==> run.sh <==
#!/bin/bash
# the make line also repeats each setting of config.mk as NAME=value (left out here)
make -C /OpenROAD-flow-scripts/flow DESIGN_CONFIG=/design/flow/config.mk WORK_HOME=/design/flow/orfs CLKGATE_MAP_FILE= finish
==> config.mk <==
export PLATFORM = sky130hd
export DESIGN_NAME = Topmodule
export DESIGN_NICKNAME = Topmodule
export VERILOG_FILES = /design/flow/design.v
export SDC_FILE = /design/flow/constraint.sdc
export NUM_CORES = 4
export LEC_CHECK = 0
export CAP_MARGIN = 20
export CORE_MARGIN = 2
export CORE_UTILIZATION = 65
export SETUP_SLACK_MARGIN = 2.33
export SLEW_MARGIN = 20
==> constraint.sdc <==
create_clock -name core_clock -period 7.94 [get_ports {Clk}]
set_input_delay 1.5880 -clock core_clock [delete_from_list [all_inputs] [get_ports {Clk}]]
set_output_delay 1.5880 -clock core_clock [all_outputs]
set_load 0.01 [all_outputs]
==> design.v <==
`timescale 1ns / 1ps
module Scrambler(
    input wire Clk,
    input wire Reset,
	 input wire En,
    input MAC_Data,
    output wire Scrambled_data
    );
	 reg [6:0] seed;              
	 wire Xored_seed = seed[3] ^ seed [6];
	 assign Scrambled_data = Xored_seed ^ MAC_Data;	
	 always@ (posedge Clk)begin
		if (Reset || ~En) begin
			seed <= 7'b1111111; 			 
		end
		else if (En)begin
			seed <= {seed[5:0] , Xored_seed};
		end
	 end
endmodule
`timescale 1ns / 1ps
module Scrambler_control(
    input wire Clk,
    input wire MAC_Data,
    input wire Reset,
	 input wire En,
    output reg Out
    );
	 wire Scrambled_data;
	 reg start_scramble ;
	 reg [6:0] Preamble_signal_length;
	 reg [11:0] FIFO;
	 Scrambler scrambler (
    .Clk(Clk), 
    .Reset(Reset), 
    .En(start_scramble), 
    .MAC_Data(FIFO[0]), 
    .Scrambled_data(Scrambled_data)
    );
	 always@(posedge Clk) begin
		 if (~En || Reset ) begin
			Out <= 1'b0;	 
			Preamble_signal_length <= 7'b0;
			start_scramble <= 1'b0;
			FIFO <= 12'b0; 
		 end
		 else if ( Preamble_signal_length < 7'd12 )begin
			Out <= 1'b1;
			FIFO[Preamble_signal_length] <= MAC_Data;
			Preamble_signal_length <= Preamble_signal_length + 1'b1;
		 end
		 else if ( Preamble_signal_length < 7'd36 ) begin
			Out <= FIFO[0];
			FIFO <= {MAC_Data,FIFO[11:1]};
			Preamble_signal_length <= Preamble_signal_length + 1'b1; 
		 end
		 else if ( Preamble_signal_length < 7'd84 ) begin
			start_scramble <= 1'b1;	 
			Out <= Scrambled_data;
			FIFO <={MAC_Data,FIFO[11:1]};
			Preamble_signal_length <= Preamble_signal_length + 1'b1; 
		 end 
		 else begin 
			Out <= 1'b0;
			FIFO <= 12'b0;	 
		 end
	 end
endmodule
`timescale 1ns / 1ps
module Encoder(
    input wire Data,
    input wire Clk,
    input wire Reset,
	 input wire EN,
    output wire Out
    );
	 parameter datalen = 48;
	 parameter indexsize = $clog2(2*datalen); 
	 parameter FIFOsize =100;
	 reg [FIFOsize:1] FIFO,NextFIFO;  
	 reg [6:1] shift;
	 reg [indexsize:1] in_index;
    always@ (Data , FIFO , shift , in_index)begin	
			NextFIFO = FIFO >> 1;
			if (in_index >= 1 && in_index <= FIFOsize)
				NextFIFO[in_index] = (Data ^ shift[1] ^ shift[2] ^ shift[4] ^ shift[5 ]);
			if (in_index+1 <= FIFOsize)
				NextFIFO[in_index+1] = (Data ^ shift[1] ^ shift[4] ^ shift[5] ^ shift[6]);
	 end
	 always@ (posedge Clk)begin
		if(Reset == 1'b1 || ~EN)begin
			shift <= 6'b0;  
			FIFO <= {FIFOsize{1'b0}};
			in_index <= {indexsize{1'b0}};
		end
		else begin
			FIFO <= NextFIFO;
			in_index <= in_index + 1'b1;
			shift <= {Data,shift[6:2]};
		end
	 end
	 assign Out = FIFO[1];
endmodule
`timescale 1ns / 1ps
module convencoder_control(
    input Clk,
    input Reset,
    input En,
	 input Data,
    output kout
    );
	 wire encoded_data;
	 reg start_endcode ;
	 reg [5:0] Signal_length;
	 reg [3:0] Preamble_detection;
	 reg [8:0] Data_lenght;
	 wire enable;
	 Encoder conv (
    .Data(Data), 
    .Clk(Clk), 
    .Reset(Reset), 
    .EN(start_endcode), 
    .Out(encoded_data));
	 always@ (posedge Clk)begin
		if (Reset || ~En)begin 
			start_endcode <= 1'b0;
			Preamble_detection <= 4'b0;
			Signal_length <= 6'b0;
		   Data_lenght <= 9'b0;
		end
		else if (Preamble_detection < 4'd12 && Preamble_detection != 12 )begin
			if (Data)begin
				Preamble_detection <= Preamble_detection + 1'b1;
			end
			else begin
				Preamble_detection <= 4'b0;
				end
		end
		else if (Signal_length < 5'd24) begin
			Signal_length <=  Signal_length + 1'b1;
		end	
		else if(Data_lenght < 96 ) begin
			start_endcode <=1;
			Data_lenght <= Data_lenght + 1'b1;
		end
		else
			start_endcode <=0;
	 end
	 assign enable = (Signal_length == 24)? 1'b1: 1'b0;
	 assign kout = (Reset || ~En)? 1'b0 :
						(Preamble_detection < 4'd12)?((Data)?1'b1:1'b0):
						(Signal_length < 5'd24)? Data:
						(Data_lenght < 96)?encoded_data:1'b0;
endmodule
`timescale 1ns / 1ps
module interleaver(
	 input wire Clk,
	 input wire Data,
	 input wire Reset,
	 input wire EN,
	 input wire [11:0] Size,
	 output wire Out
	 );
	 parameter Ncbps = 48;
	 parameter Nbpsc = 1;
	 parameter coding_rate = 1/2;
	 parameter OFDM_symbol = 1/2;
	 reg [96:1] in_data;			 
	 wire [2:0] sym_size;		 
	 wire [8:0] index;			 
	 reg [7:0] counter;			 
	 reg [6:0] index_out;		 
	 wire [1:0] s;					 
	 reg [6:0]temp_k;				 
	 reg [6:0]temp_x;				 
	 reg [6:0]temp_i;				 
	 integer j;
	 assign s = (Nbpsc/2 > 1)?Nbpsc/2:1;     
	 assign sym_size = (counter < 95)? 2'd0:   
							 (counter < 143)? 2'd1:
							 (counter < 191)? 2'd2:2'd3;
	 always@ (posedge Clk) begin
		if (~EN || Reset)begin															 
			in_data <= 96'b0;
			counter <= 8'b0;
			index_out <= 7'b0;
			temp_k <= 7'b0;
		end
		else if(counter < 192) begin			 
			if (counter < 96)												 
				in_data[counter+1] <= Data;													 
			if(counter >= 47)
				index_out <= index_out + 1'b1;  
			else
				temp_k <= temp_k + 1'b1;  													  
			counter <= counter + 1'b1;
		end	
		else
			counter <= 8'd200; 																 
	 end  
	 assign index = lut(index_out-48*sym_size) + 48*sym_size +1; 	 
	 assign Out = (counter < 40) ? 1'b0:												 
					  (counter < 143)? in_data[index] : 1'b0;
	 function [6:0] lut;
		input [6:0] a;
		reg [6:0] f_i;
		reg [6:0] f_x;
		begin
			f_i = (Ncbps>>4)*(a[3:0])+(a>>4);
			f_x = (s == 1)? 1'b0:(f_i+Ncbps-((86*Ncbps)/256));
			lut = (a < 48) ? s*(f_i>>(s-1))+f_x : 7'd0;
		end
	 endfunction
endmodule
`timescale 1ns / 1ps
module control_interleaver(
    input Clk,
    input Reset,
    input En,
	 input Data,
    output reg Out
    );
	 wire interleaved_data ;
	 reg start_Interleaver ;
	 reg [5:0] Signal_length;
	 reg [3:0] Preamble_detection;
	 reg [8:0] Data_lenght;
	 reg [8:0] counter;
	 wire enable;
	 reg [35:0] shiftreg; 
	 wire [11:0] size;
	 assign size = 96;
	 reg [5:0] out_index;
	interleaver interleaver (
    .Clk(Clk), 
    .Data(Data), 
    .Reset(Reset), 
    .EN(start_Interleaver), 
    .Size(size), 
    .Out(interleaved_data)
    );
	 always@ (posedge Clk)begin
		if (Reset || ~En)begin 
			start_Interleaver <= 1'b0;
			Preamble_detection <= 4'b0;
			Signal_length <= 6'b0;
		   Data_lenght <= 9'b0;
			counter <= 9'b0;
			shiftreg <= 36'b0;
			Out <= 1'b0;
			out_index <= 6'b0;
		end
		else if (Preamble_detection < 4'd12 )begin
			if (Data)begin
				Preamble_detection <= Preamble_detection + 1'b1;
				Out <= 1'b0;
				shiftreg[Preamble_detection] <= 1'b1;
			end
			else begin
				Preamble_detection <= 4'b0;
				Out <= 1'b0;
				shiftreg[Preamble_detection] <= 1'b0;
				end
		end
		else if (Signal_length < 5'd24) begin
			Signal_length <=  Signal_length + 1'b1;
			shiftreg[Preamble_detection + Signal_length] <= Data;
			if (Signal_length > 5'd1)begin
				Out <= shiftreg[out_index];
				out_index <= out_index + 1'b1;
			end
		end	
		else if (Data_lenght < 9'd96 && counter < 14)begin
			counter <= counter + 1'b1;
			start_Interleaver <=1;
			Out <= shiftreg[out_index];
			out_index <= out_index + 1'b1;
		end
		else if(Data_lenght < 9'd96 && counter < 192 ) begin
			Out <= interleaved_data ;
			start_Interleaver <=1;
			Data_lenght <= Data_lenght + 1'b1;
		end
		else
			Out <= 1'b0;
	 end
	 assign enable = (Signal_length == 24)? 1'b1: 1'b0;
endmodule
`timescale 1ns / 1ps
module deinterleaver(
	 input wire Clk,
	 input wire Data,
	 input wire Reset,
	 input wire EN,
	 input wire [11:0] Size,
	 output wire Out
	 );
	 parameter Ncbps = 48;
	 parameter Nbpsc = 1;
	 parameter x = 16/Ncbps;
	 reg [96:1] in_data;
	 wire [2:0] sym_size;
	 wire [8:0] index;
	 reg [7:0] counter;
	 reg [6:0] k;
	 reg [6:0] index_out;
	 wire [1:0] s;
	 reg [6:0]temp_k;
	 reg [6:0]temp_x;
	 reg [6:0]temp_i;
	 integer j;
	 assign s = (Nbpsc/2 > 1)?Nbpsc/2:1;     
	 assign sym_size = (counter < 95)? 2'd0:
							 (counter < 143)? 2'd1:
							 (counter < 191)? 2'd2:2'd3;
	 always@ (posedge Clk) begin
		if (~EN || Reset)begin
			in_data <= 96'b0;
			counter <= 8'b0;
			index_out <= 7'b0;
			temp_k <= 7'b0;
		end
		else if(counter < 192) begin
			if (counter < 96)												 
				in_data[counter+1] <= Data;
			if(counter >= 47)
				index_out <= index_out + 1'b1;
			else
				temp_k <= temp_k + 1'b1; 
			counter <= counter + 1'b1;
		end	
		else
			counter <= 8'd200;
	 end  
	 assign index = (counter < 160)? lut(index_out-48*sym_size) + 48*sym_size +1 : 1'b0; 
	 assign Out = (counter < 40) ? 1'b0:
					  (counter < 143)? in_data[index] : 1'b0;
	 function [6:0] lut;
		input [6:0] a;
		begin
			lut = (a < 48) ? 16*a - (Ncbps-1)*((a*86)/256) : 7'd0;
		end
	 endfunction
endmodule
`timescale 1ns / 1ps
module control_deinterleaver(
    input Clk,
    input Reset,
    input En,
	 input Data,
    output reg Out
    );
	 wire deinterleaved_data ;
	 reg start_Denterleaver ;
	 reg [5:0] Signal_length;
	 reg [3:0] Preamble_detection;
	 reg [8:0] Data_lenght;
	 reg [8:0] counter;
	 wire enable;
	 reg [35:0] shiftreg; 
	 wire [11:0] size;
	 assign size = 96;
	 reg [5:0] out_index;
	 deinterleaver deinterleaver (
    .Clk(Clk), 
    .Data(Data), 
    .Reset(Reset), 
    .EN(start_Denterleaver), 
    .Size(size), 
    .Out(deinterleaved_data)
    );
	 always@ (posedge Clk)begin
		if (Reset || ~En)begin 
			start_Denterleaver <= 1'b0;
			Preamble_detection <= 4'b0;
			Signal_length <= 6'b0;
		   Data_lenght <= 9'b0;
			counter <= 9'b0;
			shiftreg <= 36'b0;
			Out <= 1'b0;
			out_index <= 6'b0;
		end
		else if (Preamble_detection < 4'd12 )begin
			if (Data)begin
				Preamble_detection <= Preamble_detection + 1'b1;
				Out <= 1'b0;
				shiftreg[Preamble_detection] <= 1'b1;
			end
			else begin
				Preamble_detection <= 4'b0;
				Out <= 1'b0;
				shiftreg[Preamble_detection] <= 1'b0;
				end
		end
		else if (Signal_length < 5'd24) begin
			Signal_length <=  Signal_length + 1'b1;
			shiftreg[Preamble_detection + Signal_length] <= Data;
			end
		else if (Data_lenght < 9'd96 && counter < 48)begin
			counter <= counter + 1'b1;
			start_Denterleaver <=1;
			if (counter > 12)begin
				Out <= shiftreg[out_index];
				out_index <= out_index + 1'b1;
			end
		end
		else if(Data_lenght < 9'd96 && counter < 192 ) begin
			Out <= deinterleaved_data ;
			start_Denterleaver <=1;
			Data_lenght <= Data_lenght + 1'b1;
		end
		else
			Out <= 1'b0;
	 end
	 assign enable = (Signal_length == 24)? 1'b1: 1'b0;
endmodule
`timescale 1ns / 1ps
module Viterbidecoder(
    input wire Data,
    input wire Clk,
	 input wire EN,
    input wire Reset,
    output wire Out
    );
	 parameter in_size = 96;
	 parameter out_sise = 48;
	 reg flag_outputmod;									 
	 reg [47:0] outreg;     							 
	 reg [10:1] counter; 								 
	 reg [in_size-1:0] FIFO;							 
	 reg [6:1] CS,NS;        
	 reg [2:1] out0,out1,cost0,cost1;   			  
	 reg flag;												  
	 always@ (posedge Clk) begin
		if (Reset == 1'b1 || ~EN)	begin
			CS <= 6'b0;
			outreg <=48'b0;
			flag_outputmod <=0;
			counter <= 10'b0;
			FIFO <= {in_size{1'b0}};
			flag <=0;
		end
		else if ( counter < in_size && flag == 0 ) begin
			FIFO[counter] <= Data;
			if (counter == in_size -1)
				flag <=1;
			else	
				counter <= counter + 1'b1;
		end
		else if ( counter < 2*in_size && flag == 1)begin
					if (counter >= in_size && counter < in_size + 48)	 
						outreg[counter-in_size] <= CS[6];
					CS <= NS;
				   FIFO <= FIFO >> 2;
					counter <= counter + 1;
		end
		else if ( counter < (2*in_size+out_sise) && flag == 1) begin
			 flag_outputmod <=1;
			 outreg <= outreg>>1;
		end
	 end
	always@(*) begin
			out0[1] = 1'b0 ^ CS[1] ^ CS[2] ^ CS[4] ^ CS[5];
			out0[2] = 1'b0 ^ CS[1] ^ CS[4] ^ CS[5] ^ CS[6];
			cost0 = (FIFO[1]^out0[1]) + (FIFO[2]^out0[2]);
			out1[1] = 1'b1 ^ CS[1] ^ CS[2] ^ CS[4] ^ CS[5];
			out1[2] = 1'b1 ^ CS[1] ^ CS[4] ^ CS[5] ^ CS[6];
			cost1 = (FIFO[1]^out1[1]) + (FIFO[2]^out1[2]); 
			if(cost0 <= cost1)
				NS = {1'b0,CS[6:2]};
			else
				NS = {1'b1,CS[6:2]};
	end
	 assign Out = outreg[0];
endmodule
`timescale 1ns / 1ps
module viterbicontrol(
    input Clk,
    input Reset,
    input En,
	 input Data,
    output reg Out
    );
	 wire viterbied_data ;
	 reg start_Viterbi ;
	 reg [5:0] Signal_length;
	 reg [3:0] Preamble_detection;
	 reg [8:0] Data_lenght;
	 reg [8:0] counter;
	 wire enable;
	 reg [35:0] shiftreg; 
	 Viterbidecoder Viterbi (
    .Data(Data), 
    .Clk(Clk), 
    .EN(start_Viterbi), 
    .Reset(Reset), 
    .Out(viterbied_data)
    );
	 always@ (posedge Clk)begin
		if (Reset || ~En)begin 
			start_Viterbi <= 1'b0;
			Preamble_detection <= 4'b0;
			Signal_length <= 6'b0;
		   Data_lenght <= 9'b0;
			counter <= 9'b0;
			shiftreg <= 36'b0;
			Out <= 1'b0;
		end
		else if (Preamble_detection < 4'd12 )begin
			if (Data)begin
				Preamble_detection <= Preamble_detection + 1'b1;
				Out <= 1'b0;
				shiftreg[Preamble_detection] <= 1'b1;
			end
			else begin
				Preamble_detection <= 4'b0;
				Out <= 1'b0;
				shiftreg[Preamble_detection] <= 1'b0;
				end
		end
		else if (Signal_length < 5'd24) begin
			Signal_length <=  Signal_length + 1'b1;
			Out <= 1'b0;
			shiftreg[Preamble_detection + Signal_length] <= Data;
		end	
		else if (Data_lenght < 9'd96 && counter < 156)begin
			Out <= 1'b0;
			start_Viterbi <=1;
			Data_lenght <= Data_lenght + 1'b1;
			counter <= counter + 1'b1;
		end
		else if(counter < 156)
			counter <= counter + 1'b1;
		else if (Signal_length == 5'd24 && counter < 192) begin
			Out <= shiftreg[0];
			shiftreg <= shiftreg >> 1 ;
			counter <= counter + 1'b1;
			Data_lenght <= 9'b0;		
		end
		else if(Data_lenght < 9'd96 && counter == 192 ) begin
			Out <= viterbied_data ;
			start_Viterbi <=1;
			Data_lenght <= Data_lenght + 1'b1;
		end
		else
			Out <= 1'b0;
	 end
	 assign enable = (Signal_length == 24)? 1'b1: 1'b0;
endmodule
`timescale 1ns / 1ps
module Descrambler(
    input wire Clk,
    input wire Reset,
    input wire Scrambled_Data,
    input wire En,
    output wire Descrambled_Data
    );
	 reg [2:0] counter_intial_seed;
	 reg [6:0] seed;
	 assign Descrambled_Data = (counter_intial_seed > 7'd6)?Scrambled_Data^seed[6]^seed[3]:1'b0;
	 always@(posedge Clk)begin
		if( ~En || Reset )begin
			seed <= 7'b0;
			counter_intial_seed <= 3'b0;
		end
		else if ( En )begin 
			if (counter_intial_seed < 3'd7)begin
				seed <= {seed[5:0],Scrambled_Data};
				counter_intial_seed <= counter_intial_seed+1;
			end 
			else 
				seed <= { seed[5:0] , seed[6]^seed[3] };
		end
	 end
endmodule
`timescale 1ns / 1ps
module Descrambler_control(
    input Clk,
    input Reset,
    input En,
	 input Data,
    output reg Out
    );
	 wire Descrambled_data;
	 reg start_Descramble ;
	 reg [5:0] Signal_length;
	 reg [3:0] Preamble_detection;
	 reg [6:0] Data_lenght;
	Descrambler descrambler (
		 .Clk(Clk), 
		 .Reset(Reset), 
		 .Scrambled_Data(Data), 
		 .En(start_Descramble), 
		 .Descrambled_Data(Descrambled_data)
		 ); 
	 always@ (posedge Clk)begin
		if (Reset || ~En)begin 
			start_Descramble <= 1'b0;
			Preamble_detection <= 4'b0;
			Signal_length <= 6'b0;
		   Data_lenght <= 7'b0;
			Out <= 1'b0;
		end
		else if (Preamble_detection < 4'd12 )begin
			if (Data)begin
				Preamble_detection <= Preamble_detection + 1'b1;
				Out <= 1'b0;
			end
			else
				Preamble_detection <= 4'b0;
		end
		else if (Signal_length < 5'd24) begin
			Signal_length <=  Signal_length + 1'b1;
			Out <= Data;
		end	
		else if(Data_lenght < 6'd48 ) begin
			Out <= Descrambled_data;
			start_Descramble <=1;
			Data_lenght <= Data_lenght + 1'b1;
		end
		else
			Out <= 1'b0;
	 end
endmodule
`timescale 1ns / 1ps
module Topmodule(
    input wire Clk,
    input wire Data,
    input wire Reset,
    input wire En,
    output reg Out
    );
	 wire Out_scrambler;
	 wire Out_descrambler;
	 wire Out_convendcoder;
	 wire Out_viterbi;
	 wire Out_interleaver;
	 wire Out_deinterleaver;
	 reg [9:0] counter;
	 Scrambler_control Scrambler (
    .Clk(Clk), 
    .MAC_Data(Data), 
    .Reset(Reset), 
    .En(En), 
    .Out(Out_scrambler)
    );
	 convencoder_control convendcoder (
    .Clk(Clk), 
    .Reset(Reset), 
    .En(En), 
    .Data(Out_scrambler), 
    .kout(Out_convendcoder)
    );
	 control_interleaver interleaved (
    .Clk(Clk), 
    .Reset(Reset), 
    .En(En), 
    .Data(Out_convendcoder), 
    .Out(Out_interleaver)
    );
	 control_deinterleaver deinterleaved (
    .Clk(Clk), 
    .Reset(Reset), 
    .En(En), 
    .Data(Out_interleaver), 
    .Out(Out_deinterleaver) 
    );
	 viterbicontrol vit (
    .Data(Out_deinterleaver), 
    .Clk(Clk), 
    .En(En), 
    .Reset(Reset), 
    .Out(Out_viterbi)
    );
	 Descrambler_control Descrambler (
    .Clk(Clk),  
    .Reset(Reset), 
    .En(En), 
    .Data(Out_viterbi), 
    .Out(Out_descrambler)
    );
	always@ (posedge Clk)begin
		if(~En || Reset) begin
			Out <= 1'b0;
			counter <= 10'b0;
		end
		else 
			Out <= Out_descrambler;
	end
endmodule
==> results of run 1 <==
## metrics by stage
| stage | instances | total power [W] | setup slack (ps) | hold slack [ps] | TNS [ps] |
|---|---|---|---|---|---|
| 2_1_floorplan | 5866 | 0.00407 | -1310 | 386 | -1310 |
| 3_3_place_gp | 6508 | 0.00410 | -1430 | 388 | -1430 |
| 3_5_place_dp | 6508 | 0.00410 | -1540 | 393 | -1540 |
| 4_1_cts | 6670 | 0.00825 | -1510 | 406 | -1510 |
| 5_1_grt | 6687 | 0.00842 | -1830 | 430 | -1830 |
| 6_report | 6688 | 0.00821 | -1430 | 404 | -1430 |
## area by class of cell
cell class / instances / share of cell area, %
Sequential cell: 783 / 30.9
Multi-Input combinational cell: 4509 / 57.3
Antenna cell: 1 / 0.00493
Clock inverter: 28 / 0.767
Timing Repair Buffer: 156 / 2.48
Inverter: 143 / 1.06
Clock buffer: 128 / 5.09
Tap cell: 940 / 2.32
## routing by layer
metal	share of wire (%)	GRT usage [%]
met5	0	0
met4	2.9	10.8
met3	7.6	5.46
met2	45	53.1
met1	44	46.4
## what timing repair did
item                                    in CTS  in global routing
pin swaps                                   26                 35
gates resized                               32                 49
setup buffers                                6                 13
hold buffers                                 0                  0
gates cloned                                 0                  0
endpoints found under the hold margin        0                  0
endpoints found under the setup margin      42                118
==> CHANGELOG.md, run 1 <==
### Changed

- Root Buffer: clkbuf_16
- Hpwl dp: 80500 um
- Final worst slack: -1430 ps
- CP most frequent cell: fa_1
- Core area: ~70000 um^2
- R2r setup slk: -1430 ps
- Slew Viols, Final: 0
- Port bufs: 4
- Synth-to-layout area growth: 9.49%
- Dominant flop cell: dfxtp_1
- Yosys stat chip area: ~46000 um^2
- Top cells by count: 783 x dfxtp_1, 779 x nand2_1, 535 x nor2_1
- Max Clock Skew: ~22 ps
- H-Tree Depth: 3
- Row count: a little under 100
- Worst-case clock buffer depth: 3
- CP max FO: 3
- Hold WC Path Type: register to register
- Vias per cell: between 6 and 7
- Critical path class: register to register
- Number of OpenROAD warnings: between 60 and 70
- Largest net degree at the start of global routing: between 100 and 150
- Internal power: 0.00644 W
- Final Util: 72.2%
- Synth top area share: 33.8%
- Clock network fraction of total power: between 50% and 60%
- Top Consumer: clock
- I/O pin total: 5
- DRT iter0 DRCs: between 4k and 5k
- Setup Viol. Count Final: 1
- Number of fill cells in the layout: ~5.7k
- Leading area contributor after synthesis: dfxtp_1
- Chip area: between 70000 and 80000 um^2
- DR WL/cell: approximately 19 um
- Sw power: between 0.0015 and 0.002 W
- RSZ-0062 raised after global routing: true
- Initial antenna violation count: 1
- Syn Area/Cell: approximately 7.9 um^2
- RePlAce Congestion: approximately 0.93
- Final Hold Viols: 0
- Post-DRT Antenna Nets: 0
- Register area share after synthesis: between 30% and 40%
- Main logic family after synthesis: simple AND/OR/NAND/NOR gates
- Detailed-route via count: between 40k and 50k
- Worst hold path cell count: 1
- Logic area: between 20000 and 30000 um^2
- Total global routing overflow: 0
- Post-route clock period utilization: 118%
- P per Cell Area: approximately 160 nW/um^2
- Worst setup endpoint: deinterleaved.Out
- CP required: between 8000 and 9000 ps
- # Cells Yosys: 5866
- Post-synth cell types: 103
- Outcome: complete, but fails checks
- Yosys aoi share: a little over a fifth
- CP startpoint kind: register
- Critical Path AT: 9910 ps
- GR Util All Layers: ~33%
- Peak supply drop: between 0.15 and 0.2 mV
- LEAKAGE: roughly 17 nW
- Min-delay src: Scrambler.scrambler.seed[1]
- Most frequent cell after synthesis: dfxtp_1
- Global-route wire length before repair: between 200000 and 250000 um
- Setup crit end kind: register
- Routed WL: between 100000 and 150000 um
- Worst reg2reg path startpoint: deinterleaved.deinterleaver.counter[1]
- Vias in the first global route: just over 40k
- Cell Area, Placed: 47100 um^2
- Biggest area cells: dfxtp_1 34%, nand2_1 6.3%, a21oi_1 5.6%, mux2i_1 4.9%, nor2_1 4.3%
- Worst slew pin tran: ~1200 ps
- Crit. path cell count: ~43
- Simple share: roughly 22%
- Adder share: 5.36%
- R2R cell count: between 40 and 50
- Total area of sequential cells: ~16000 um^2
- Final Instance Area: between 50000 and 60000 um^2
- Ys flops: 783
- Layout Check Failures: setup timing
- Clock Sinks: between 700 and 800
- Sum of buffers and inverters on the critical path: 5
- Post-synth ARST share: 0%
- Init Core Util: approximately two thirds
- Switching power share of the total: between 20% and 30%
- Relative slew slack: between 20% and 30%
- EDFF count, synth: 0
- Maxcap violations: 0
- Post-layout minimum cycle time: roughly 9400 ps
- Seq group: 0.00393 W
- XORs/XNORs by Area: 4.13%
- Num CTS Buffers: 86
- Max incr delay on CP: 540 ps
- Layout Nets: around 6k
- Clock group: around 0.0042 W
- CP top delay family: adder cells
- Mapped Nets: between 6k and 7k
- CTS tree: done
- Synthesized area: 46300 um^2
- Slowest cell on crit path: fa_2
- Post-Syn Instances: around 6k
- DRC: 0
- Reg2reg end: deinterleaved.Out
- Die X: 271 um
- 1st-pass router iterations: 8
- Latency at later pin: approximately 650 ps
- Mux share: under 10%
- Die Ht: around 270 um
- Critical path origin: deinterleaved.deinterleaver.counter[1]
- Comb power frac: roughly 1.0%
- Synth Warn #: 13
- Hold worst-path end: Scrambler.scrambler.seed[2]
- Fmax: ~0.11 GHz
- Combinational power: ~0.000079 W
- Reg clk slew, reported paths: roughly 60 ps
- Sequential Power Share: a little under half
==> run 2, diff against run 1 <==
Settings changed: ABC_AREA set to 1, CAP_MARGIN 20 to 15, CORE_UTILIZATION 65 to 72, CTS_CLUSTER_DIAMETER set to 347, CTS_CLUSTER_SIZE set to 16, SETUP_SLACK_MARGIN 2.33 to -0.54.
Clock period 7.94 ns to 7.46 ns, I/O delays scaled along.
==> run 2 against run 1 <==
Against the previous run: still fails the layout checks on setup timing; clock skew grew 11 ps; wire length grew 4.2%; power shrank 14%; global-route usage grew 3.6 points; sequential share of layout area grew 0.32 points; sequential power grew 6.4%; non-clock buffer count shrank 8; final area shrank 1.1%; clock power shrank 34%; maximum frequency is essentially flat; largest power group is now sequential cells.
==> CHANGELOG.md, run 2 <==
### Changed

- Outcome: complete, but fails checks (unchanged)
- Layout Check Failures: setup timing (unchanged)
- Hold WC Path Type: register to register (unchanged)
- Vias per cell: 6.20 (was 6.48)
- Combinational power: about 0.00010 W
- Top Consumer: sequential cells (was clock)
- Internal power: 0.00548 W (was 0.00644 W)
- Post-route clock period utilization: 126% (was 118%)
- Most frequent cell after synthesis: nand2_1 (was dfxtp_1)
- Setup Viol. Count Final: 1 (unchanged)
- Biggest area cells: dfxtp_1 33%, nand2_1 10%, o21ai_0 7.7%, a21oi_1 7.4%, inv_1 7.1% (was dfxtp_1 34%, nand2_1 6.3%, a21oi_1 5.6%, mux2i_1 4.9%, nor2_1 4.3%)
- RSZ-0062 raised after global routing: true (unchanged)
- CP startpoint kind: register (unchanged)
- Setup crit end kind: register (unchanged)
- I/O pin total: 5 (unchanged)
- Leading area contributor after synthesis: dfxtp_1 (unchanged)
- Final worst slack: -1910 ps (was -1430 ps)
- Sequential Power Share: 59.3% (was 47.9%)
- Worst setup endpoint: deinterleaved.Out (unchanged)
- Layout Nets: 7263 (was 5867)
- Adder share: 5.20% (was 5.36%)
- R2r setup slk: -1910 ps (was -1430 ps)
- Post-DRT Antenna Nets: 0 (unchanged)
- Reg clk slew, reported paths: 80 ps (was 60 ps)
- P per Cell Area: 141 nW/um^2 (was 162 nW/um^2)
- Clock group: 0.00277 W (was 0.00420 W)
- Die X: 261 um (was 271 um)
- Mux share: 0.0420% (was 8.23%)
- H-Tree Depth: 2 (was 3)
- Number of OpenROAD warnings: 65 (was 67)
- Dominant flop cell: dfxtp_1 (unchanged)
- Critical path class: register to register (unchanged)
- Max Clock Skew: 32.4 ps (was 21.9 ps)
- Post-synth cell types: 62 (was 103)
- Slowest cell on crit path: fa_1 (was fa_2)
- Crit. path cell count: 58 (was 43)
- Hold worst-path end: convendcoder.conv.shift[2] (was Scrambler.scrambler.seed[2])
- Max incr delay on CP: 530 ps (was 540 ps)
- CP required: 8020 ps (was 8470 ps)
- Chip area: 68300 um^2 (was 73400 um^2)
- Vias in the first global route: 45.1k (was 40.4k)
- Clock network fraction of total power: 39.3% (was 51.1%)
- Detailed-route via count: 49.2k (was 43.3k)
- R2R cell count: 58 (was 43)
- Yosys stat chip area: 47700 um^2 (was 46300 um^2)
- Ys flops: 783 (unchanged)
- Worst-case clock buffer depth: 3 (unchanged)
- DRC: 0 (unchanged)
- Post-Layout Cell Count: 7941 (was 6688)
- Slew Viols, Final: 0 (unchanged)
- Critical path origin: deinterleaved.deinterleaver.counter[0] (was deinterleaved.deinterleaver.counter[1])
- Total chip power: 0.00705 W (was 0.00821 W)
- Post-cts hold buffer count: 0 (unchanged)
- Inserted Diodes: 0 (was 1)
- Post-layout minimum cycle time: 9370 ps (about the same)
- Worst reg2reg path startpoint: deinterleaved.deinterleaver.counter[0] (was deinterleaved.deinterleaver.counter[1])
- Sum of buffers and inverters on the critical path: 11 (was 5)
- Hpwl dp: 87700 um (was 80500 um)
- Register area share after synthesis: 32.9% (was 33.8%)
- EDFF count, synth: 0 (unchanged)
- Post-Syn Instances: 7262 (was 5866)
- Mapped Nets: 7450 (was 6054)
- Total global routing overflow: 0 (unchanged)
- Relative slew slack: 21.6% (was 21.8%)
- Main logic family after synthesis: simple AND/OR/NAND/NOR gates (unchanged)
- Initial antenna violation count: 0 (was 1)
- Die Ht: 261 um (was 271 um)
- Synth top area share: 32.9% (was 33.8%)
- 1st-pass router iterations: 9 (was 8)
- Routed WL: 132000 um (was 126000 um)
- Inst Count DP: 7877 (was 6508)
- CP top delay family: adder cells (unchanged)
- GR Util All Layers: 37.1% (was 33.4%)
- Largest net degree at the start of global routing: 121 (was 144)
- Switching power share of the total: 22.3% (was 21.6%)
- Latency at later pin: 650 ps (about the same)
- CP most frequent cell: nand2_2 (was fa_1)
- Num CTS Buffers: 54 (was 86)
- DR WL/cell: 16.6 um (was 18.9 um)
- Root Buffer: clkbuf_16 (unchanged)
- Seq group: 0.00418 W (was 0.00393 W)
- Yosys aoi share: 23.6% (was 21.2%)
- Clock Sinks: 783 (unchanged)
- Core area: 65600 um^2 (was 70300 um^2)
- Final Hold Viols: 0 (unchanged)
- Hold Worst Slack: 401 ps (was 404 ps)
- Fmax: 0.107 GHz (about the same)
- LEAKAGE: 18.8 nW (was 17.0 nW)
- Min-delay src: convendcoder.conv.shift[3] (was Scrambler.scrambler.seed[1])
- CTS tree: done (unchanged)
- Synthesized area: 47700 um^2 (was 46300 um^2)
- Peak supply drop: 0.199 mV (was 0.178 mV)
- Top cells by count: 1293 x nand2_1, 898 x inv_1, 783 x dfxtp_1 (was 783 x dfxtp_1, 779 x nand2_1, 535 x nor2_1)
- Maxcap violations: 0 (unchanged)
- Worst hold path cell count: 2 (was 1)
- DRT iter0 DRCs: 5967 (was 4541)
- CP max FO: 5 (was 3)
- Sw power: 0.00157 W (was 0.00177 W)
- Critical Path AT: 9930 ps (was 9910 ps)
- Syn Area/Cell: 6.57 um^2 (was 7.90 um^2)
- Reg2reg end: deinterleaved.Out (unchanged)
- Comb power frac: 1.4% (was 1.0%)
- # Cells Yosys: 7262 (was 5866)
- Synth Warn #: 13 (unchanged)
- Setup WS pre-CTS: -2050 ps (was -1540 ps)
- XORs/XNORs by Area: 1.50% (was 4.13%)
- Port bufs: 4 (unchanged)
- Global-route wire length before repair: 216000 um (was 208000 um)
- Worst slew pin tran: 1170 ps (about the same)
- Post-synth ARST share: 0% (unchanged)
- Synth-to-layout area growth: 5.16% (was 9.49%)
- RePlAce Congestion: 0.987 (was 0.934)
- Init Core Util: 72.7% (was 65.9%)
- Row count: 94 (was 97)
- Simple share: 26.3% (was 22.4%)
-- run 2: through the flow --
stage	area (um^2)	TNS, ps	util [%]
floorplan	47800	-1680	-
CTS	50000	-1930	76.2
finish	50200	-1910	76.4
global route	50200	-2510	76.4
detailed placement	48600	-2050	74.0
global placement	48600	-1920	74.0
-- run 2: layer usage --
metal  vias up  GRT usage [%]  share of wire (%)
met5         -              0                  0
met4         0           14.3                3.6
met3       397           4.70                8.5
met2      2306           61.7                 46
met1     22500           49.1                 42
li1      24000              -                  -
-- run 2: repair_timing --
item,in CTS,in global routing
setup endpoints to repair,1,1
resized,11,22
setup buffers,1,4
pin swaps,19,35
cloned,0,0
-- run 2: layout make-up --
cell class / count / area (um^2)
Tap cell: 864 / 1080
Timing Repair Buffer: 148 / 1150
Multi-Input combinational cell: 5158 / 27400
Clock inverter: 3 / 33.8
Clock buffer: 55 / 1360
Sequential cell: 783 / 15700
Inverter: 930 / 3490
Fill cell: 5296 / 15500
==> run 3, diff against run 2 <==
Settings changed: ABC_AREA 1 to unset, CAP_MARGIN 15 to 20, CELL_PAD_IN_SITES_GLOBAL_PLACEMENT set to 1, CORE_UTILIZATION 72 to 20, CTS_CLUSTER_DIAMETER 347 to unset, CTS_CLUSTER_SIZE 16 to unset, MIN_ROUTING_LAYER set to met2, SETUP_SLACK_MARGIN -0.54 to 2.78, SLEW_MARGIN 20 to 0, TNS_END_PERCENT set to 50.
Clock period 7.46 ns to 12.0 ns, I/O delays scaled along.
==> run 3 against run 2 <==
Against the previous run: fails the layout checks on DRC; wire length up 14%; hold slack better by 7.0 ps; sequential share of layout area is 1.9 points lower; flip-flop count is the same; utilization decreased by 53 points; non-clock buffer count is 37 lower; final area increased by 6.7%.
==> CHANGELOG.md, run 3 <==
### Changed

- Simple share: 22.4% (was 26.3%)
- Biggest area cells: dfxtp_1 34%, nand2_1 6.3%, a21oi_1 5.6%, mux2i_1 4.9%, nor2_1 4.3% (was dfxtp_1 33%, nand2_1 10%, o21ai_0 7.7%, a21oi_1 7.4%, inv_1 7.1%)
- Sum of buffers and inverters on the critical path: 5 (was 11)
- Ys flops: 783 (unchanged)
- Cell Area, Placed: 49400 um^2 (was 48600 um^2)
- Worst-case clock buffer depth: 3 (unchanged)
- Post-synth ARST share: 0% (unchanged)
- Number of OpenROAD warnings: 63 (was 65)
- Internal power: 0.00459 W (was 0.00548 W)
- Num CTS Buffers: 99 (was 54)
- Worst slew pin tran: 1160 ps (was 1170 ps)
- Main logic family after synthesis: simple AND/OR/NAND/NOR gates (unchanged)
- Register area share after synthesis: 33.8% (was 32.9%)
- Post-synth cell types: 103 (was 62)
- Hold worst-path end: Scrambler.scrambler.seed[3] (was convendcoder.conv.shift[2])
- Layout Nets: 5835 (was 7263)
- Dominant flop cell: dfxtp_1 (unchanged)
- H-Tree Depth: 3 (was 2)
- Reg clk slew, reported paths: 60 ps (was 80 ps)
- Vias per cell: 6.73 (was 6.20)
- Switching power share of the total: 23.6% (was 22.3%)
- Sequential Power Share: 43.3% (was 59.3%)
- Yosys stat chip area: 46300 um^2 (was 47700 um^2)
- CP startpoint kind: register (unchanged)
- Mux share: 8.23% (was 0.0420%)
- Row count: 176 (was 94)
- Yosys aoi share: 21.2% (was 23.6%)
- CP most frequent cell: ha_4 (was nand2_2)
- DR WL/cell: 17.1 um (was 16.6 um)
- Synth top area share: 33.8% (was 32.9%)
- CP max FO: 3 (was 5)
- LEAKAGE: 17.1 nW (was 18.8 nW)
- Total global routing overflow: 0 (unchanged)
- Maxcap violations: 0 (unchanged)
- Die X: 485 um (was 261 um)
- Chip area: 236000 um^2 (was 68300 um^2)
- Slew Viols, Final: 0 (unchanged)
- Inserted Diodes: 0 (unchanged)
- Root Buffer: clkbuf_16 (unchanged)
- Critical path origin: deinterleaved.deinterleaver.counter[0] (unchanged)
- Comb power frac: 1.0% (was 1.4%)
- Relative slew slack: 21.9% (was 21.6%)
- Number of fill cells in the layout: 25.0k (was 5296)
- Slowest cell on crit path: fa_1 (unchanged)
- CP top delay family: adder cells (unchanged)
- Leading area contributor after synthesis: dfxtp_1 (unchanged)
- Layout Check Failures: DRC (was setup timing)
- Adder share: 5.36% (was 5.20%)
- Core area: 230000 um^2 (was 65600 um^2)
- Mapped Nets: 6054 (was 7450)
- Port bufs: 4 (unchanged)
- Detailed-route via count: 58.9k (was 49.2k)
- Clock group: 0.00335 W (was 0.00277 W)
- Critical path class: register to register (unchanged)
- Routed WL: 149000 um (was 132000 um)
- Min-delay src: Scrambler.scrambler.seed[2] (was convendcoder.conv.shift[3])
- Init Core Util: 20.1% (was 72.7%)
- Worst hold path cell count: 1 (was 2)
- Max Clock Skew: 55.4 ps (was 32.4 ps)
- I/O pin total: 5 (unchanged)
- Setup Viol. Count Final: 0 (was 1)
- Synth Warn #: 13 (unchanged)
- Worst reg2reg path startpoint: deinterleaved.deinterleaver.counter[0] (unchanged)
- Setup tns final: 0 ps (was -1910 ps)
- XORs/XNORs by Area: 4.13% (was 1.50%)
- Fmax: 0.108 GHz (was 0.107 GHz)
- Global-route wire length before repair: 236000 um (was 216000 um)
- Post-DRT Antenna Nets: 0 (unchanged)
- Final Instance Area: 53500 um^2 (was 50200 um^2)
- DRC: 1 (was 0)
- Peak supply drop: 0.118 mV (was 0.199 mV)
- Post-Syn Instances: 5866 (was 7262)
- Setup crit end kind: register (unchanged)
- R2R cell count: 42 (was 58)
- Syn Area/Cell: 7.90 um^2 (was 6.57 um^2)
- RSZ-0062 raised after global routing: true (unchanged)
- Most frequent cell after synthesis: dfxtp_1 (was nand2_1)
- Max incr delay on CP: 560 ps (was 530 ps)
- Hpwl dp: 92800 um (was 87700 um)
- # Cells Yosys: 5866 (was 7262)
- Worst setup endpoint: deinterleaved.Out (unchanged)
- Top cells by count: 783 x dfxtp_1, 779 x nand2_1, 535 x nor2_1 (was 1293 x nand2_1, 898 x inv_1, 783 x dfxtp_1)
- Post-layout minimum cycle time: 9240 ps (was 9370 ps)
- Initial antenna violation count: 0 (unchanged)
- Sw power: 0.00142 W (was 0.00157 W)
- Die Ht: 485 um (was 261 um)
- Reg2reg end: deinterleaved.Out (unchanged)
- CP required: 12670 ps (was 8020 ps)
- Top Consumer: clock (was sequential cells)
- Post-route clock period utilization: 77.0% (was 126%)
- Latency at later pin: 770 ps (was 650 ps)
- Crit. path cell count: 42 (was 58)
- Outcome: complete, but fails checks (unchanged)
- Hold WC Path Type: register to register (unchanged)
- Seq group: 0.00260 W (was 0.00418 W)
- Post-cts hold buffer count: 0 (unchanged)
- 1st-pass router iterations: 57 (was 9)
- EDFF count, synth: 0 (unchanged)
- Combinational power: 0.0000582 W
- GR Util All Layers: 18.4% (was 37.1%)
- Final Hold Viols: 0 (unchanged)
- Synthesized area: 46300 um^2 (was 47700 um^2)
- Critical Path AT: 9910 ps (was 9930 ps)
- DRT iter0 DRCs: 9470 (was 5967)
- Clock network fraction of total power: 55.7% (was 39.3%)
- Total area of sequential cells: 15700 um^2 (about the same)
- Logic area: 28900 um^2 (was 27400 um^2)
- R2r setup slk: 2760 ps (was -1910 ps)
- Vias in the first global route: 62.9k (was 45.1k)
- Clock Sinks: 783 (unchanged)
- Largest net degree at the start of global routing: 102 (was 121)
- P per Cell Area: 112 nW/um^2 (was 141 nW/um^2)
- RePlAce Congestion: 0.885 (was 0.987)
- Synth-to-layout area growth: 15.6% (was 5.16%)
- CTS tree: done (unchanged)
## run 3: metal layers
layer  vias to the layer above  part of all wire [%]  wire (um)  global-route usage, %
li1                      20500                     -          -                      -
met1                     20700                     0          0                      -
met2                     16200                    50      74000                   21.4
met3                      1466                    43      64300                   25.8
met4                        18                   7.2      10700                   2.87
met5                         -                  0.29        427                   4.00
## run 3: repair_timing
action	4_1_cts	5_1_grt
pin swaps	39	17
resized	28	15
setup endpoints to repair	1	1
buffers inserted	17	3
## run 3: final cells by class
| cell class | count | share of cell area, % |
|---|---|---|
| inverters | 143 | 1.01 |
| flip-flops and latches | 783 | 29.3 |
| multi-input cells | 4509 | 53.9 |
| repair buffers | 111 | 1.86 |
| well taps | 3026 | 7.07 |
| clock buffers | 142 | 5.49 |
| clock inverters | 41 | 1.31 |
## run 3: through the flow
| step | worst slack, ps | hold slack (ps) | power (W) | utilization, % | std cells |
|---|---|---|---|---|---|
| global placement | 1870 | 391 | 0.00272 | 21.4 | 8535 |
| floorplan | 2750 | 386 | 0.00269 | - | 5866 |
| CTS | 2420 | 411 | 0.00604 | 23.1 | 8738 |
| finish | 2760 | 408 | 0.00601 | 23.3 | 8755 |
| global route | 2220 | 422 | 0.00618 | 23.3 | 8755 |
| detailed placement | 1840 | 397 | 0.00272 | 21.4 | 8538 |
==> run 4, diff against run 3 <==
Settings changed: ABC_AREA set to 1, CAP_MARGIN 20 to 5, CELL_PAD_IN_SITES_GLOBAL_PLACEMENT 1 to unset, CORE_UTILIZATION 20 to 71, CTS_CLUSTER_DIAMETER set to 45, CTS_CLUSTER_SIZE set to 17, MAX_ROUTING_LAYER set to met4, MIN_ROUTING_LAYER met2 to unset, SETUP_SLACK_MARGIN 2.78 to unset, SLEW_MARGIN 0 to 20, TNS_END_PERCENT 50 to unset.
Clock period 12.0 ns to 7.76 ns, I/O delays scaled along.
==> run 4 against run 3 <==
Against the previous run: the layout fails its checks (setup timing); register-to-register slack worse by 4400 ps; area after synthesis up 3.0%; via count down 15%; highest routed layer is now met4.
==> CHANGELOG.md, run 4 <==
### Changed

- 1st-pass router iterations: 8 (was 57)
- Total chip power: 0.00933 W (was 0.00601 W)
- Clock Sinks: 783 (unchanged)
- Mapped Nets: 7450 (was 6054)
- Slowest cell on crit path: fa_1 (unchanged)
- Layout Nets: 7295 (was 5835)
- Min-delay src: Scrambler.scrambler.seed[5] (was Scrambler.scrambler.seed[2])
- Vias in the first global route: 46.2k (was 62.9k)
- Root Buffer: clkbuf_16 (unchanged)
- R2r setup slk: -1650 ps (was 2760 ps)
- Comb power frac: 1.0% (about the same)
- Switching power share of the total: 24.6% (was 23.6%)
- H-Tree Depth: 3 (unchanged)
- CTS tree: done (unchanged)
- Post-layout minimum cycle time: 9410 ps (was 9240 ps)
- Reg clk slew, reported paths: 70 ps (was 60 ps)
- Total global routing overflow: 0 (unchanged)
- Critical Path AT: 10010 ps (was 9910 ps)
- R2R cell count: 58 (was 42)
- CP most frequent cell: nand2_1 (was ha_4)
- DR WL/cell: 16.8 um (was 17.1 um)
- Setup crit end kind: register (unchanged)
- Final Util: 78.4% (was 23.3%)
- Inserted Diodes: 0 (unchanged)
- Largest net degree at the start of global routing: 107 (was 102)
- I/O pin total: 5 (unchanged)
- Post-synth cell types: 62 (was 103)
- Worst hold path cell count: 2 (was 1)
- Simple share: 26.3% (was 22.4%)
- Num CTS Buffers: 106 (was 99)
- Worst-case clock buffer depth: 3 (unchanged)
- Chip area: 69300 um^2 (was 236000 um^2)
- Synth-to-layout area growth: 9.76% (was 15.6%)
- Post-synth ARST share: 0% (unchanged)
- Post-route clock period utilization: 121% (was 77.0%)
- Row count: 95 (was 176)
- Relative slew slack: 25.2% (was 21.9%)
- Most frequent cell after synthesis: nand2_1 (was dfxtp_1)
- Combinational power: a little under 0.0001 W
- CP top delay family: adder cells (unchanged)
- Internal power: 0.00704 W (was 0.00459 W)
- Worst reg2reg path startpoint: deinterleaved.deinterleaver.counter[1] (was deinterleaved.deinterleaver.counter[0])
- Outcome: complete, but fails checks (unchanged)
- Synthesized area: 47700 um^2 (was 46300 um^2)
- Vias per cell: 6.18 (was 6.73)
- RePlAce Congestion: 0.981 (was 0.885)
- Maxcap violations: 0 (unchanged)
- Ys flops: 783 (unchanged)
- Main logic family after synthesis: simple AND/OR/NAND/NOR gates (unchanged)
- P per Cell Area: 178 nW/um^2 (was 112 nW/um^2)
- Post-cts hold buffer count: 0 (unchanged)
- Leading area contributor after synthesis: dfxtp_1 (unchanged)
- GR Util All Layers: 38.8% (was 18.4%)
- RSZ-0062 raised after global routing: true (unchanged)
- Crit. path cell count: 58 (was 42)
- Global-route wire length before repair: 223000 um (was 236000 um)
- Critical path origin: deinterleaved.deinterleaver.counter[1] (was deinterleaved.deinterleaver.counter[0])
- Latency at later pin: 690 ps (was 770 ps)
- Clock group: 0.00521 W (was 0.00335 W)
- Init Core Util: 71.4% (was 20.1%)
- Critical path class: register to register (unchanged)
- Post-Syn Instances: 7262 (was 5866)
- Number of OpenROAD warnings: 65 (was 63)
- Slew Viols, Final: 0 (unchanged)
- Peak supply drop: 0.203 mV (was 0.118 mV)
- Mux share: 0.0420% (was 8.23%)
- Post-DRT Antenna Nets: 0 (unchanged)
- Port bufs: 4 (unchanged)
- Syn Area/Cell: 6.57 um^2 (was 7.90 um^2)
- XORs/XNORs by Area: 1.50% (was 4.13%)
- Synth Warn #: 13 (unchanged)
- Hold WC Path Type: register to register (unchanged)
- Final worst slack: -1650 ps (was 2760 ps)
- Setup tns final: -1650 ps (was 0 ps)
- LEAKAGE: 19.9 nW (was 17.1 nW)
- Core area: 66800 um^2 (was 230000 um^2)
- Yosys stat chip area: 47700 um^2 (was 46300 um^2)
- Adder share: 5.20% (was 5.36%)
- Setup Viol. Count Final: 1 (was 0)
- Reg2reg end: deinterleaved.Out (unchanged)
- # Cells Yosys: 7262 (was 5866)
- Sequential Power Share: 43.1% (was 43.3%)
- Routed WL: 135000 um (was 149000 um)
- Synth top area share: 32.9% (was 33.8%)
- Initial antenna violation count: 0 (unchanged)
- Die Ht: 263 um (was 485 um)
- Max Clock Skew: 37.4 ps (was 55.4 ps)
- DRC: 0 (was 1)
- Detailed-route via count: 49.9k (was 58.9k)
- Register area share after synthesis: 32.9% (was 33.8%)
- Worst slew pin tran: 1120 ps (was 1160 ps)
- Biggest area cells: dfxtp_1 33%, nand2_1 10%, o21ai_0 7.7%, a21oi_1 7.4%, inv_1 7.1% (was dfxtp_1 34%, nand2_1 6.3%, a21oi_1 5.6%, mux2i_1 4.9%, nor2_1 4.3%)
- Hpwl dp: 86400 um (was 92800 um)
- Sw power: 0.00229 W (was 0.00142 W)
- DRT iter0 DRCs: 5994 (was 9470)
- Clock network fraction of total power: 55.8% (was 55.7%)
- EDFF count, synth: 0 (unchanged)
- Final Hold Viols: 0 (unchanged)
- Hold worst-path end: Scrambler.scrambler.seed[6] (was Scrambler.scrambler.seed[3])
- CP max FO: 5 (was 3)
- Die X: 263 um (was 485 um)
- Top Consumer: clock (unchanged)
- Seq group: 0.00402 W (was 0.00260 W)
- CP startpoint kind: register (unchanged)
- Layout Check Failures: setup timing (was DRC)
- Fmax: 0.106 GHz (was 0.108 GHz)
- Worst setup endpoint: deinterleaved.Out (unchanged)
- Max incr delay on CP: 520 ps (was 560 ps)
- CP required: 8360 ps (was 12670 ps)
- Dominant flop cell: dfxtp_1 (unchanged)
- Sum of buffers and inverters on the critical path: 11 (was 5)
- Hold Worst Slack: 409 ps (was 408 ps)
- Top cells by count: 1293 x nand2_1, 898 x inv_1, 783 x dfxtp_1 (was 783 x dfxtp_1, 779 x nand2_1, 535 x nor2_1)
- Yosys aoi share: 23.6% (was 21.2%)
==> run 4: timing repair <==
action	CTS	global route
setup endpoints to repair	1	1
pin swaps	6	2
setup buffers	1	0
gates resized	9	3
==> run 4: layout make-up <==
type,instances,area (um^2)
timing repair buffer,128,971
sequential,783,15700
tap,873,1090
fill,5187,14400
multi-input combinational,5158,27300
clock buffer,115,2770
inverter,930,3490
clock inverter,86,1060
==> run 4: metal layers <==
layer	global-route usage (%)	share of wire, %	routed length, um	vias to the layer above
li1	-	-	-	24200
met1	49.0	42	56300	22800
met2	62.7	46	61800	2467
met3	5.98	9.1	12400	433
met4	14.9	3.7	5020	0
met5	-	0	0	-
==> run 4: metrics by stage <==
step	cell area, um^2	setup WS (ps)	std cells
after floorplan	47800	-1380	7262
after global placement	48500	-1640	7871
after detailed placement	48500	-1820	7871
after CTS	52300	-1640	8073
after global routing	52400	-2210	8073
final	52400	-1650	8073
==> run 5, diff against run 4 <==
Settings changed: ABC_AREA 1 to unset, CAP_MARGIN 5 to 15, CORE_UTILIZATION 71 to 72, CTS_CLUSTER_DIAMETER 45 to 347, CTS_CLUSTER_SIZE 17 to unset, MAX_ROUTING_LAYER met4 to unset, SETUP_SLACK_MARGIN set to -0.54.
Clock period 7.76 ns to 7.74 ns, I/O delays scaled along.
==> run 5 against run 4 <==
Against the previous run: the layout still fails its checks (setup timing); cell count decreased by 18%; maximum frequency shrank 1.8%; first-iteration DRC count down 14%; clock skew shrank 18 ps; wire length is 6.7% lower; count of clock-buffer cells in the layout decreased by 3; worst setup slack worse by 190 ps; highest routed layer is now met5.
==> CHANGELOG.md, run 5 <==
### Changed

- Outcome: complete, but fails checks (unchanged)
- Layout Check Failures: setup timing (unchanged)
- Max incr delay on CP: 540 ps (was 520 ps)
- Root Buffer: clkbuf_16 (unchanged)
- Combinational power: a little over 0.00008 W
- Die X: 258 um (was 263 um)
- GR Util All Layers: 36.6% (was 38.8%)
- Routed WL: 126000 um (was 135000 um)
- LEAKAGE: 16.9 nW (was 19.9 nW)
- Vias in the first global route: 41.3k (was 46.2k)
- DR WL/cell: 19.2 um (was 16.8 um)
- Worst setup endpoint: deinterleaved.Out (unchanged)
- Post-layout minimum cycle time: 9580 ps (was 9410 ps)
- Main logic family after synthesis: simple AND/OR/NAND/NOR gates (unchanged)
- Min-delay src: Scrambler.scrambler.seed[0] (was Scrambler.scrambler.seed[5])
- Slew Viols, Final: 0 (unchanged)
- Syn Area/Cell: 7.90 um^2 (was 6.57 um^2)
- Yosys stat chip area: 46300 um^2 (was 47700 um^2)
- Simple share: 22.4% (was 26.3%)
- Synth top area share: 33.8% (was 32.9%)
- DRC: 0 (unchanged)
- Sw power: 0.00181 W (was 0.00229 W)
- Vias per cell: 6.69 (was 6.18)
- Reg clk slew, reported paths: 70 ps (about the same)
- Crit. path cell count: 44 (was 58)
- Final Hold Viols: 0 (unchanged)
- Global-route wire length before repair: 207000 um (was 223000 um)
- Peak supply drop: 0.168 mV (was 0.203 mV)
- Clock Sinks: 783 (unchanged)
- Setup Viol. Count Final: 1 (unchanged)
- Post-synth ARST share: 0% (unchanged)
- Post-synth cell types: 103 (was 62)
- Ys flops: 783 (unchanged)
- Leading area contributor after synthesis: dfxtp_1 (unchanged)
- Slowest cell on crit path: fa_1 (unchanged)
- Reg2reg end: deinterleaved.Out (unchanged)
- R2r setup slk: -1840 ps (was -1650 ps)
- R2R cell count: 44 (was 58)
- RSZ-0062 raised after global routing: true (unchanged)
- Hold worst-path end: Scrambler.scrambler.seed[1] (was Scrambler.scrambler.seed[6])
- Critical path origin: deinterleaved.deinterleaver.counter[0] (was deinterleaved.deinterleaver.counter[1])
- CP top delay family: adder cells (unchanged)
- EDFF count, synth: 0 (unchanged)
- DRT iter0 DRCs: 5159 (was 5994)
- I/O pin total: 5 (unchanged)
- Cell Area, Placed: 47100 um^2 (was 48500 um^2)
- Mapped Nets: 6054 (was 7450)
- Fmax: 0.104 GHz (was 0.106 GHz)
- Dominant flop cell: dfxtp_1 (unchanged)
- Latency at later pin: 650 ps (was 690 ps)
- Worst reg2reg path startpoint: deinterleaved.deinterleaver.counter[0] (was deinterleaved.deinterleaver.counter[1])
- Chip area: 66400 um^2 (was 69300 um^2)
- RePlAce Congestion: 0.953 (was 0.981)
- CP max FO: 3 (was 5)
- Final Util: 79.3% (was 78.4%)
- Sequential Power Share: 48.5% (was 43.1%)
- Max Clock Skew: 19.5 ps (was 37.4 ps)
- XORs/XNORs by Area: 4.13% (was 1.50%)
- Die Ht: 258 um (was 263 um)
- # Cells Yosys: 5866 (was 7262)
- Worst-case clock buffer depth: 3 (unchanged)
- Hpwl dp: 80800 um (was 86400 um)
- Synth-to-layout area growth: 8.42% (was 9.76%)
- Num CTS Buffers: 82 (was 106)
- Most frequent cell after synthesis: dfxtp_1 (was nand2_1)
- Register area share after synthesis: 33.8% (was 32.9%)
- P per Cell Area: 165 nW/um^2 (was 178 nW/um^2)
- Largest net degree at the start of global routing: 108 (was 107)
- CTS tree: done (unchanged)
- Row count: 92 (was 95)
- Clock network fraction of total power: 50.5% (was 55.8%)
- Synthesized area: 46300 um^2 (was 47700 um^2)
- Final Instance Area: 50200 um^2 (was 52400 um^2)
- Relative slew slack: 21.2% (was 25.2%)
- Comb power frac: 1.0% (about the same)
- Biggest area cells: dfxtp_1 34%, nand2_1 6.3%, a21oi_1 5.6%, mux2i_1 4.9%, nor2_1 4.3% (was dfxtp_1 33%, nand2_1 10%, o21ai_0 7.7%, a21oi_1 7.4%, inv_1 7.1%)
- Adder share: 5.36% (was 5.20%)
- Worst hold path cell count: 1 (was 2)
- Total global routing overflow: 0 (unchanged)
- Critical Path AT: 10110 ps (was 10010 ps)
- Yosys aoi share: 21.2% (was 23.6%)
- Port bufs: 4 (unchanged)
- Post-cts hold buffer count: 0 (unchanged)
- Switching power share of the total: 21.7% (was 24.6%)
- Post-DRT Antenna Nets: 0 (unchanged)
- Core area: 63300 um^2 (was 66800 um^2)
- Mux share: 8.23% (was 0.0420%)
- Init Core Util: 73.2% (was 71.4%)
- Internal power: 0.00650 W (was 0.00704 W)
- Layout Nets: 5860 (was 7295)
- Post-route clock period utilization: 124% (was 121%)
- Seq group: 0.00403 W (was 0.00402 W)
- Top cells by count: 783 x dfxtp_1, 779 x nand2_1, 535 x nor2_1 (was 1293 x nand2_1, 898 x inv_1, 783 x dfxtp_1)
- Sum of buffers and inverters on the critical path: 6 (was 11)
- Final worst slack: -1840 ps (was -1650 ps)
- Number of OpenROAD warnings: 67 (was 65)
- Hold WC Path Type: register to register (unchanged)
- Clock group: 0.00419 W (was 0.00521 W)
- CP required: 8270 ps (was 8360 ps)
- Synth Warn #: 13 (unchanged)
- Initial antenna violation count: 1 (was 0)
- Detailed-route via count: 44.1k (was 49.9k)
- Maxcap violations: 0 (unchanged)
- Top Consumer: clock (unchanged)
- Inserted Diodes: 0 (unchanged)
- H-Tree Depth: 3 (unchanged)
- CP startpoint kind: register (unchanged)
- Worst slew pin tran: 1180 ps (was 1120 ps)
- 1st-pass router iterations: 12 (was 8)
- Setup crit end kind: register (unchanged)
- Post-Syn Instances: 5866 (was 7262)
- Critical path class: register to register (unchanged)
[run 5: cell type report]
cell class	instances	area [um^2]
inverter	143	537
clock buffer	112	2360
fill	4494	13100
tap	846	1060
timing repair buffer	153	1180
clock inverter	39	500
multi-input combinational	4509	28900
sequential	783	15700
[run 5: per-stage QoR]
step	setup WS, ps	power [W]	cells	TNS, ps	hold slack, ps
after detailed placement	-1780	0.00420	6423	-1780	392
after global routing	-2150	0.00848	6585	-2150	417
final	-1840	0.00831	6585	-1840	407
after global placement	-1640	0.00420	6423	-1640	391
after CTS	-1740	0.00833	6579	-1740	407
after floorplan	-1510	0.00418	5866	-1510	386
[run 5: what timing repair did]
| action | CTS | global route |
|---|---|---|
| pin swaps | 22 | 40 |
| gates resized | 13 | 26 |
| setup buffers | 5 | 8 |
| endpoints found under the setup margin | 1 | 1 |
[run 5: layer usage]
metal	up-vias	wire length (um)	part of all wire, %	track usage [%]
li1	20800	-	-	-
met1	20700	53000	42	49.1
met2	2143	58200	46	59.6
met3	436	10200	8.1	5.45
met4	2	4990	3.9	14.6
met5	-	13	0.010	0
==> run 6, diff against run 5 <==
Settings changed: CAP_MARGIN 15 to 20, CORE_UTILIZATION 72 to 39, CTS_CLUSTER_DIAMETER 347 to unset, SETUP_SLACK_MARGIN -0.54 to unset.
Clock period 7.74 ns to 17.6 ns, I/O delays scaled along.
==> run 6 against run 5 <==
Against the previous run: hold slack worse by 2.4 ps; via count is 4.6% lower; largest power group unchanged; worst setup slack better by 8300 ps; clock power is 52% lower; flip-flop count unchanged; final area is 0.59% higher; highest routed layer is now met4; now clean on timing, DRC and antenna; count of clock-buffer cells in the layout is 10 higher; register-to-register slack gained 8300 ps; first-iteration DRC count decreased by 27%; global-route usage is 16 points lower; sequential share of layout area is 0.19 points lower; die size rose by 83%.
==> CHANGELOG.md, run 6 <==
### Changed

- Outcome: finished clean (was complete, but fails checks)
- Fmax: 0.0901 GHz (was 0.104 GHz)
- Latency at later pin: 690 ps (was 650 ps)
- Worst-case clock buffer depth: 3 (unchanged)
- Hold WC Path Type: register to register (unchanged)
- Die Ht: 349 um (was 258 um)
- Chip area: 122000 um^2 (was 66400 um^2)
- Top cells by count: 783 x dfxtp_1, 779 x nand2_1, 535 x nor2_1 (unchanged)
- Biggest area cells: dfxtp_1 34%, nand2_1 6.3%, a21oi_1 5.6%, mux2i_1 4.9%, nor2_1 4.3% (unchanged)
- Combinational power: around 0.000036 W
- Syn Area/Cell: 7.90 um^2 (unchanged)
- Global-route wire length before repair: 214000 um (was 207000 um)
- Max Clock Skew: 49.6 ps (was 19.5 ps)
- Root Buffer: clkbuf_16 (unchanged)
- RePlAce Congestion: 0.898 (was 0.953)
- Largest net degree at the start of global routing: 108 (unchanged)
- Post-Syn Instances: 5866 (unchanged)
- Die X: 349 um (was 258 um)
- Setup Viol. Count Final: 0 (was 1)
- Synth-to-layout area growth: 9.06% (was 8.42%)
- Post-layout minimum cycle time: 11100 ps (was 9580 ps)
- Setup Fix Bufs, Post-CTS: 0 (was 5)
- DRC: 0 (unchanged)
- Mux share: 8.23% (unchanged)
- Final worst slack: 6500 ps (was -1840 ps)
- Internal power: 0.00298 W (was 0.00650 W)
- Sum of buffers and inverters on the critical path: 7 (was 6)
- Seq group: 0.00177 W (was 0.00403 W)
- Switching power share of the total: 22.3% (was 21.7%)
- Maxcap violations: 0 (unchanged)
- Leading area contributor after synthesis: dfxtp_1 (unchanged)
- Detailed-route via count: 42.0k (was 44.1k)
- Worst setup endpoint: deinterleaved.Out (unchanged)
- Clock network fraction of total power: 52.9% (was 50.5%)
- P per Cell Area: 76.0 nW/um^2 (was 165 nW/um^2)
- Inserted Diodes: 0 (unchanged)
- Synth Warn #: 13 (unchanged)
- Critical path class: register to register (unchanged)
- XORs/XNORs by Area: 4.13% (unchanged)
- Critical Path AT: 11720 ps (was 10110 ps)
- Core area: 118000 um^2 (was 63300 um^2)
- Worst reg2reg path startpoint: deinterleaved.deinterleaver.counter[0] (unchanged)
- Sw power: 0.000858 W (was 0.00181 W)
- Yosys stat chip area: 46300 um^2 (unchanged)
- DR WL/cell: 18.1 um (was 19.2 um)
- Crit. path cell count: 44 (unchanged)
- Critical path origin: deinterleaved.deinterleaver.counter[0] (unchanged)
- Hold worst-path end: Scrambler.scrambler.seed[6] (was Scrambler.scrambler.seed[1])
- LEAKAGE: 16.6 nW (was 16.9 nW)
- Row count: 126 (was 92)
- CP startpoint kind: register (unchanged)
- Peak supply drop: 0.0775 mV (was 0.168 mV)
- Top Consumer: clock (unchanged)
- RSZ-0062 raised after global routing: false (was true)
- R2r setup slk: 6500 ps (was -1840 ps)
- GR Util All Layers: 20.9% (was 36.6%)
- Most frequent cell after synthesis: dfxtp_1 (unchanged)
- Post-DRT Antenna Nets: 0 (unchanged)
- Slowest cell on crit path: dfxtp_1 (was fa_1)
- Post-cts hold buffer count: 0 (unchanged)
- Min-delay src: Scrambler.scrambler.seed[5] (was Scrambler.scrambler.seed[0])
- Mapped Nets: 6054 (unchanged)
- I/O pin total: 5 (unchanged)
- Logic area: 28600 um^2 (was 28900 um^2)
- Register area share after synthesis: 33.8% (unchanged)
- Total chip power: 0.00384 W (was 0.00831 W)
- Number of fill cells in the layout: 11.7k (was 4494)
- Sequential Power Share: 46.2% (was 48.5%)
- Setup tns final: 0 ps (was -1840 ps)
- 1st-pass router iterations: 8 (was 12)
- Synth top area share: 33.8% (unchanged)
- Post-cts resize count: 0 (was 13)
- DRT iter0 DRCs: 3761 (was 5159)
- Vias in the first global route: 39.8k (was 41.3k)
- Total global routing overflow: 0 (unchanged)
- H-Tree Depth: 3 (unchanged)
- # Cells Yosys: 5866 (unchanged)
- Ys flops: 783 (unchanged)
- CP max FO: 14 (was 3)
- Comb power frac: 0.9% (was 1.0%)
- Port bufs: 4 (unchanged)
- EDFF count, synth: 0 (unchanged)
- Hpwl dp: 83500 um (was 80800 um)
- Adder share: 5.36% (unchanged)
- Relative slew slack: 20.9% (was 21.2%)
- CP most frequent cell: ha_1
- Yosys aoi share: 21.2% (unchanged)
- CTS tree: done (unchanged)
- Post-synth cell types: 103 (unchanged)
- Layout Nets: 5787 (was 5860)
- CP required: 18220 ps (was 8270 ps)
- Post-route clock period utilization: 63.1% (was 124%)
- Setup crit end kind: register (unchanged)
- Routed WL: 130000 um (was 126000 um)
- Init Core Util: 39.3% (was 73.2%)
- Final Hold Viols: 0 (unchanged)
- Max incr delay on CP: 610 ps (was 540 ps)
- Synthesized area: 46300 um^2 (unchanged)
- Vias per cell: 5.83 (was 6.69)
- Reg clk slew, reported paths: 60 ps (was 70 ps)
- Reg2reg end: deinterleaved.Out (unchanged)
- Main logic family after synthesis: simple AND/OR/NAND/NOR gates (unchanged)
- Worst slew pin tran: 1180 ps (about the same)
- Dominant flop cell: dfxtp_1 (unchanged)
- Num CTS Buffers: 93 (was 82)
- Total area of sequential cells: 15700 um^2 (about the same)
- Worst hold path cell count: 1 (unchanged)
- Clock group: 0.00203 W (was 0.00419 W)
- Clock Sinks: 783 (unchanged)
- CP top delay family: adder cells (unchanged)
- R2R cell count: 44 (unchanged)
- Number of OpenROAD warnings: 62 (was 67)
- Initial antenna violation count: 0 (was 1)
- Final Util: 42.8% (was 79.3%)
- Post-synth ARST share: 0% (unchanged)
- Simple share: 22.4% (unchanged)
- Slew Viols, Final: 0 (unchanged)
- Setup WS pre-CTS: 6580 ps (was -1780 ps)
-- run 6: layout make-up --
| class | instances | area share (%) |
|---|---|---|
| multi-input cells | 4509 | 56.6 |
| well taps | 1536 | 3.80 |
| inverters | 143 | 1.06 |
| clock buffers | 122 | 5.20 |
| clock inverters | 41 | 1.18 |
| flip-flops and latches | 783 | 31.0 |
| repair buffers | 69 | 1.11 |
-- run 6: routing by layer --
metal / global-route usage, % / part of all wire [%] / vias to the layer above
met5: 0 / 0 / -
met4: 6.79 / 2.6 / 0
met3: 2.75 / 5.9 / 210
met2: 33.5 / 45 / 1212
met1: 29.1 / 47 / 20000
li1: - / - / 20600
-- run 6: through the flow --
step	hold slack [ps]	instance area [um^2]	std cells
3_3_place_gp	391	47200	7038
3_5_place_dp	398	47200	7038
6_report	405	50500	7203
2_1_floorplan	386	46300	5866
5_1_grt	418	50500	7203
4_1_cts	410	50500	7201
Power is estimated from default activity; no workload was simulated.
